== job 101 ==
## drawing_line_top
module drawing_line_top(
    input logic clk,
    input logic rst,
    output logic Hsync,
    output logic Vsync,
    output logic [3:0] vgaRed,
    output logic [3:0] vgaGreen,
    output logic [3:0] vgaBlue,
    input logic [11:0] x0,y0,x1,y1,
    output logic disp_en,
    output logic vga_clk,
    output logic [11:0] v_cntr, h_cntr
    );
make LEC_CHECK=0 ABC_AREA=0 CAP_MARGIN=15 CELL_PAD_IN_SITES_GLOBAL_PLACEMENT=2 CORE_ASPECT_RATIO=0.55 CORE_MARGIN=10 CORE_UTILIZATION=65 GPL_TIMING_DRIVEN=1 MAX_ROUTING_LAYER=met5 PLACE_DENSITY_LB_ADDON=0.01 SLEW_MARGIN=30 TNS_END_PERCENT=65 finish   # period 4.59 ns
run.sh (not shown) runs the stock make flow with config.mk's settings and CLKGATE_MAP_FILE=.
Job 101: FLW-0024 in global placement without I/O -> run aborted
#### Input delta (job 102 over job 101)
Settings: a deleted GPL_TIMING_DRIVEN that had been 1; a change of CORE_MARGIN from 10 to 2; a deleted MAX_ROUTING_LAYER that had been met5; a deleted CORE_ASPECT_RATIO that had been 0.55; a change of CAP_MARGIN from 15 to 20; a change of SLEW_MARGIN from 30 to 20; an added CTS_CLUSTER_SIZE of 97; a deleted PLACE_DENSITY_LB_ADDON that had been 0.01; a deleted ABC_AREA that had been 0; a deleted TNS_END_PERCENT that had been 65; a deleted CELL_PAD_IN_SITES_GLOBAL_PLACEMENT that had been 2; a change of CORE_UTILIZATION from 65 to 58; a change of the clock period (ns, I/O delays scaled along) from 4.59 to 6.79.
Results
global placement without I/O: job 101 exited with error. Job 102 | status: complete | timing, DRC, antenna: pass. Relative to job 101, pre-placement core utilization has gone down in job 102. Between job 101 and job 102, the cell area after synthesis does not differ in any meaningful way. In the flow results for job 101 and job 102, the die outline height is larger on job 102. Core region area, job 102 vs job 101: up by more than 10%. Job 102 ended up with a lower chip footprint than job 101 did.
--- input diff job 102..job 103 ---
Settings: CTS_CLUSTER_SIZE: 97 -> 38; MAX_ROUTING_LAYER: unset -> met4; CORE_UTILIZATION: 58 -> 69; CAP_MARGIN: 20 -> 5; CTS_CLUSTER_DIAMETER: unset -> 357; the clock period (ns, I/O delays scaled along): 6.79 -> 3.95.
Job 103 never completed, since it errored out during global routing. Changes observed in job 103 relative to job 102: HPWL after detailed placement picked up an extra 8400 um, minimum setup slack after placement lost 1.44 ns. Higher total placed cells including tap cells goes to job 103 over job 102.

* * *

run A:
Starting RTL as in the previous note.
==> flow/config.mk <==
export PLATFORM = sky130hd
export DESIGN_NAME = drawing_line_top
export DESIGN_NICKNAME = drawing_line_top
export VERILOG_FILES = /design/flow/design.v
export SDC_FILE = /design/flow/constraint.sdc
export NUM_CORES = 4
export LEC_CHECK = 0
export ABC_AREA = 0
export CAP_MARGIN = 20
export CORE_ASPECT_RATIO = 0.5
export CORE_MARGIN = 2
export CORE_UTILIZATION = 72
export CTS_CLUSTER_DIAMETER = 394
export CTS_CLUSTER_SIZE = 99
export PLACE_DENSITY = 0.39
export SETUP_SLACK_MARGIN = 0.51
export SLEW_MARGIN = 20
==> flow/constraint.sdc <==
create_clock -name core_clock -period 3.74 [get_ports {clk}]
set_input_delay 0.7480 -clock core_clock [delete_from_list [all_inputs] [get_ports {clk}]]
set_output_delay 0.7480 -clock core_clock [all_outputs]
set_load 0.01 [all_outputs]
Run A did not finish; a tool error ended it in 4_1_cts.
What run B does differently from run A at the input level:
==> flow/config.mk <==
export PLATFORM = sky130hd
export DESIGN_NAME = drawing_line_top
export DESIGN_NICKNAME = drawing_line_top
export VERILOG_FILES = /design/flow/design.v
export SDC_FILE = /design/flow/constraint.sdc
export NUM_CORES = 4
export LEC_CHECK = 0
export ABC_AREA = 1
export CAP_MARGIN = 20
export CORE_MARGIN = 2
export CORE_UTILIZATION = 52
export SLEW_MARGIN = 20
==> flow/constraint.sdc <==
create_clock -name core_clock -period 4.54 [get_ports {clk}]
set_input_delay 0.9080 -clock core_clock [delete_from_list [all_inputs] [get_ports {clk}]]
set_output_delay 0.9080 -clock core_clock [all_outputs]
set_load 0.01 [all_outputs]
Results
The final layout from run B, which completed every stage, passed the timing, DRC and antenna checks at the end of the flow.
Run A | ERROR | 4_1_cts
Taking run A as the reference point, the post-synthesis chip area from yosys of run B rises by 4.9%.
Run B vs run A — net count entering floorplan climbed by more than 10%
The area of placed instances in run A is 1.08 times that in run B.
Edits applied to the flow inputs when going from run B to run C:
diff --git a/flow/config.mk b/flow/config.mk
--- a/flow/config.mk
+++ b/flow/config.mk
@@ -7,6 +7,5 @@
 export LEC_CHECK = 0
-export ABC_AREA = 1
 export CAP_MARGIN = 20
 export CORE_MARGIN = 2
-export CORE_UTILIZATION = 52
+export CORE_UTILIZATION = 33
 export SLEW_MARGIN = 20
==> flow/constraint.sdc <==
create_clock -name core_clock -period 13.5 [get_ports {clk}]
set_input_delay 2.7000 -clock core_clock [delete_from_list [all_inputs] [get_ports {clk}]]
set_output_delay 2.7000 -clock core_clock [all_outputs]
set_load 0.01 [all_outputs]
Results
Relative to run B, the chip area estimate from yosys synthesis of run C is lower by about 4.7%.
Relative to run B, run C improves cell area.
Summary — synthesis-to-finish area growth, run C relative to run B: lower, by 4.4 points.
Diff run B -> run C: effective utilization at floorplan decreased 19 points, maximum operating frequency fell by 25%, critical path depth went down.
As far as clock transition at the registers of the reported paths is concerned, run C and run B perform about the same.
Changes observed in run C relative to run B: number of iterations in the first detailed-routing pass decreased 3; clock skew decreased 0.011 ns; register-to-register slack increased 7.53 ns; total power decreased about 60%.
Modified inputs, run D compared to run C
diff --git a/flow/config.mk b/flow/config.mk
--- a/flow/config.mk
+++ b/flow/config.mk
@@ -9,3 +9,4 @@
 export CORE_MARGIN = 2
-export CORE_UTILIZATION = 33
+export CORE_UTILIZATION = 62
+export CTS_CLUSTER_SIZE = 95
 export SLEW_MARGIN = 20
==> flow/constraint.sdc <==
create_clock -name core_clock -period 6.32 [get_ports {clk}]
set_input_delay 1.2640 -clock core_clock [delete_from_list [all_inputs] [get_ports {clk}]]
set_output_delay 1.2640 -clock core_clock [all_outputs]
set_load 0.01 [all_outputs]
==> results <==
- Compare run C and run D | largest net degree at the start of global routing higher: run D
- Met2 usage | run D above run C
- When the final numbers for run C and run D were put side by side, the part of the total power dissipated in combinational logic turned out to be smaller in run C.
- Normalized max-slew margin for run D: 0.59 points up relative to run C
- Run D went all the way through the flow, and no timing, DRC or antenna check failed.
- Run C: PASS, flow complete, no timing, DRC or antenna violations
- Comparing run D with run C, the share of the synthesized netlist area taken by xor and xnor gates came out essentially unchanged.
- Sum of internal, switching and leakage power: run D vs run C up 120%
- Run D falls short of run C in net switching power of the design.
- Against run C, design area in run D fell slightly.
- Global-route usage: run C and run D compared, lower one is run C
No activity file was given, so power comes from the tool's default toggle rates.
